==> flow/design.v <==
module decoder(
input [1:0]alu_fn,
output reg arith_enable,cmp_enable,logic_enable,shift_enable
);
always @(*) begin
        arith_enable=0;
        logic_enable=0;
        cmp_enable=0;
        shift_enable=0;
    case (alu_fn)
       2'b00: arith_enable=1;
       2'b01: logic_enable=1;
       2'b10: cmp_enable=1;
       2'b11: shift_enable=1;
    endcase
end
endmodule
module arith_unit#(parameter in_data_width=16,out_data_width=32)(
input signed [in_data_width-1:0]A,B,
input clk,rst,arith_enable,
input [1:0]alu_fn,
output  carry_out,
output reg arith_flag,
output reg signed[out_data_width-1:0]arith_out
);
assign carry_out=arith_out[in_data_width];
always @(posedge clk , negedge rst) begin
    if(!rst)begin
        arith_flag<=0;
        arith_out<=0;
    end
    else if(arith_enable) begin
        arith_flag<=1;
    case (alu_fn)
        2'b00: arith_out<=A + B;
        2'b01: arith_out<=A - B;
        2'b10: arith_out<=A * B;
        2'b11: arith_out<=(B == 0) ? 0 : A / B;
    endcase
    end
    else begin
        arith_flag<=0;
        arith_out<=0;
    end
end
endmodule
module logic_unit#(parameter in_data_width=16,out_data_width=16)(
input signed[in_data_width-1:0]  A,B,
input clk,rst,logic_enable,
input [1:0]alu_fn,
output reg logic_flag,
output reg [out_data_width-1:0]logic_out
);
reg logic_flag_next;
reg [out_data_width-1:0]logic_out_next;
always @(posedge clk , negedge rst) begin
    if(!rst)begin
        logic_out<=0;
        logic_flag<=0;
    end
    else begin
        logic_out<=logic_out_next;
        logic_flag<=logic_flag_next;
    end    
end
always @(*) begin
    if(logic_enable) begin
        logic_flag_next=1;
    case (alu_fn)
        2'b00: logic_out_next= A & B;
        2'b01: logic_out_next= A | B;
        2'b10: logic_out_next=~(A & B);
        2'b11: logic_out_next=~(A | B);
    endcase
    end
    else begin
        logic_flag_next=0;
        logic_out_next=0;
    end
end
endmodule
module cmp_unit#(parameter in_data_width=16,out_data_width=16)(
input [in_data_width-1:0]A,B,
input clk,rst,cmp_enable,
input [1:0]alu_fn,
output reg cmp_flag,
output reg [out_data_width-1:0]cmp_out
);
always @(posedge clk , negedge rst) begin
    if(!rst)begin
        cmp_out<=0;
        cmp_flag<=0;
    end
    else if(cmp_enable) begin
        cmp_flag<=1;
    case (alu_fn)
        2'b00: cmp_out<=0;
        2'b01: cmp_out<=(A==B)?1:0;
        2'b10: cmp_out<=(A>B)?2:0;
        2'b11: cmp_out<=(A<B)?3:0;
    endcase
    end
    else begin
        cmp_out<=0;
        cmp_flag<=0;
    end
end
endmodule
module shift_unit#(parameter in_data_width=16,out_data_width=16)(
input [in_data_width-1:0]A,B,
input clk,rst,shift_enable,
input [1:0]alu_fn,
output reg shift_flag,
output reg [out_data_width-1:0]shift_out
);
always @(posedge clk , negedge rst) begin
    if(!rst)begin
        shift_flag<=0;
        shift_out<=0;
    end
    else if(shift_enable) begin
        shift_flag<=1;
    case (alu_fn)
        2'b00: shift_out<=A>>1;
        2'b01: shift_out<=A<<1;
        2'b10: shift_out<=B>>1;
        2'b11: shift_out<=B<<1;
    endcase
    end
    else begin
        shift_flag<=0;
        shift_out<=0;
    end
end
endmodule
module parameterized_signed_alu #(parameter in_data_width=16,out_data_width=16,arith_out_data_width=32)(
input signed [in_data_width-1:0]A,B,
input clk,rst,
input [3:0]alu_fn,
output shift_flag,arith_flag,logic_flag,cmp_flag,carry_out,
output [out_data_width-1:0]shift_out,logic_out,cmp_out,
output signed[arith_out_data_width-1:0] arith_out
);
wire arith_enable,shift_enable,logic_enable,cmp_enable;
arith_unit dut0(
.A(A),
.B(B),
.clk(clk),
.rst(rst),
.arith_enable(arith_enable),
.alu_fn(alu_fn[1:0]),
.carry_out(carry_out),
.arith_flag(arith_flag),
.arith_out(arith_out)
);
logic_unit dut1(
.A(A),
.B(B),
.clk(clk),
.rst(rst),
.logic_enable(logic_enable),
.alu_fn(alu_fn[1:0]),
.logic_flag(logic_flag),
.logic_out(logic_out)
);
cmp_unit   dut2(
.A(A),
.B(B),
.clk(clk),
.rst(rst),
.cmp_enable(cmp_enable),
.alu_fn(alu_fn[1:0]),
.cmp_flag(cmp_flag),
.cmp_out(cmp_out)
);
shift_unit dut3(
.A(A),
.B(B),
.clk(clk),
.rst(rst),
.shift_enable(shift_enable),
.alu_fn(alu_fn[1:0]),
.shift_flag(shift_flag),
.shift_out(shift_out)
);
decoder dut4(
.alu_fn(alu_fn[3:2]),
.arith_enable(arith_enable),
.cmp_enable(cmp_enable),
.logic_enable(logic_enable),
.shift_enable(shift_enable)
);
endmodule
export LEC_CHECK = 0
export ABC_AREA = 0
export CAP_MARGIN = 20
export CELL_PAD_IN_SITES_DETAIL_PLACEMENT = 0
export CORE_MARGIN = 2
export CORE_UTILIZATION = 23
export CTS_CLUSTER_DIAMETER = 164
export CTS_CLUSTER_SIZE = 98
export MAX_ROUTING_LAYER = met4
export SLEW_MARGIN = 40
export TNS_END_PERCENT = 15
create_clock -name core_clock -period 86.1 [get_ports {clk}]
run.sh (not shown) runs the stock make flow with config.mk's settings and CLKGATE_MAP_FILE=.
The starting point completed with no timing, DRC or antenna violations.
Edit:
==> flow/config.mk (replaced) <==
export PLATFORM = sky130hd
export DESIGN_NAME = parameterized_signed_alu
export DESIGN_NICKNAME = parameterized_signed_alu
export VERILOG_FILES = /design/flow/design.v
export SDC_FILE = /design/flow/constraint.sdc
export NUM_CORES = 4
export LEC_CHECK = 0
export CAP_MARGIN = 20
export CORE_MARGIN = 2
export CORE_UTILIZATION = 66
export MAX_ROUTING_LAYER = met4
export SLEW_MARGIN = 20
export TNS_END_PERCENT = 5
==> flow/constraint.sdc (replaced) <==
create_clock -name core_clock -period 79.2 [get_ports {clk}]
set_input_delay 15.8400 -clock core_clock [delete_from_list [all_inputs] [get_ports {clk}]]
set_output_delay 15.8400 -clock core_clock [all_outputs]
set_load 0.01 [all_outputs]
Now the flow stopped in 5_1_grt (GRT-0232).
Synthesized cell count is unchanged.
Area after synthesis is unchanged.
Die size drops by 65%.
Edit:
--- a/flow/config.mk
+++ b/flow/config.mk
@@ -9,5 +9,3 @@
 export CORE_MARGIN = 2
-export CORE_UTILIZATION = 66
-export MAX_ROUTING_LAYER = met4
+export CORE_UTILIZATION = 40
 export SLEW_MARGIN = 20
-export TNS_END_PERCENT = 5
==> flow/constraint.sdc (replaced) <==
create_clock -name core_clock -period 85.0 [get_ports {clk}]
set_input_delay 17.0000 -clock core_clock [delete_from_list [all_inputs] [get_ports {clk}]]
set_output_delay 17.0000 -clock core_clock [all_outputs]
set_load 0.01 [all_outputs]
Now the flow finished with timing, DRC and antenna clean.
Area after synthesis is unchanged.
Die area rises by about 64%.
Synthesized cell count is unchanged.
Edit:
--- a/flow/config.mk
+++ b/flow/config.mk
@@ -9,3 +9,3 @@
 export CORE_MARGIN = 2
-export CORE_UTILIZATION = 40
+export CORE_UTILIZATION = 23
 export SLEW_MARGIN = 20
==> flow/constraint.sdc (replaced) <==
create_clock -name core_clock -period 99.8 [get_ports {clk}]
set_input_delay 19.9600 -clock core_clock [delete_from_list [all_inputs] [get_ports {clk}]]
set_output_delay 19.9600 -clock core_clock [all_outputs]
set_load 0.01 [all_outputs]
=>
- The new run went through all stages and came out clean
- synthesized area is unchanged
- core utilization went down by 22 points
- non-clock buffer count goes down by 346
- hold slack improves by 2.8 ns
- clock-buffer cell count increases by 1
- first-iteration DRC count shrinks by about 0.46%
- setup slack improved by 1.3 ns
Edit:
--- a/flow/config.mk
+++ b/flow/config.mk
@@ -9,3 +9,5 @@
 export CORE_MARGIN = 2
-export CORE_UTILIZATION = 23
+export CORE_UTILIZATION = 58
+export MAX_ROUTING_LAYER = met4
 export SLEW_MARGIN = 20
+export TNS_END_PERCENT = 5
==> flow/constraint.sdc (replaced) <==
create_clock -name core_clock -period 72.6 [get_ports {clk}]
set_input_delay 14.5200 -clock core_clock [delete_from_list [all_inputs] [get_ports {clk}]]
set_output_delay 14.5200 -clock core_clock [all_outputs]
set_load 0.01 [all_outputs]
=> With this change the flow completed and failed the layout checks on setup timing; die area is lower by 60%; wire length is higher by 17%; worst hold slack degrades by 5.4 ns; cell area is higher by about 30%; synthesized area is unchanged; utilization is higher by 61 points; setup slack degrades by 8.6 ns.
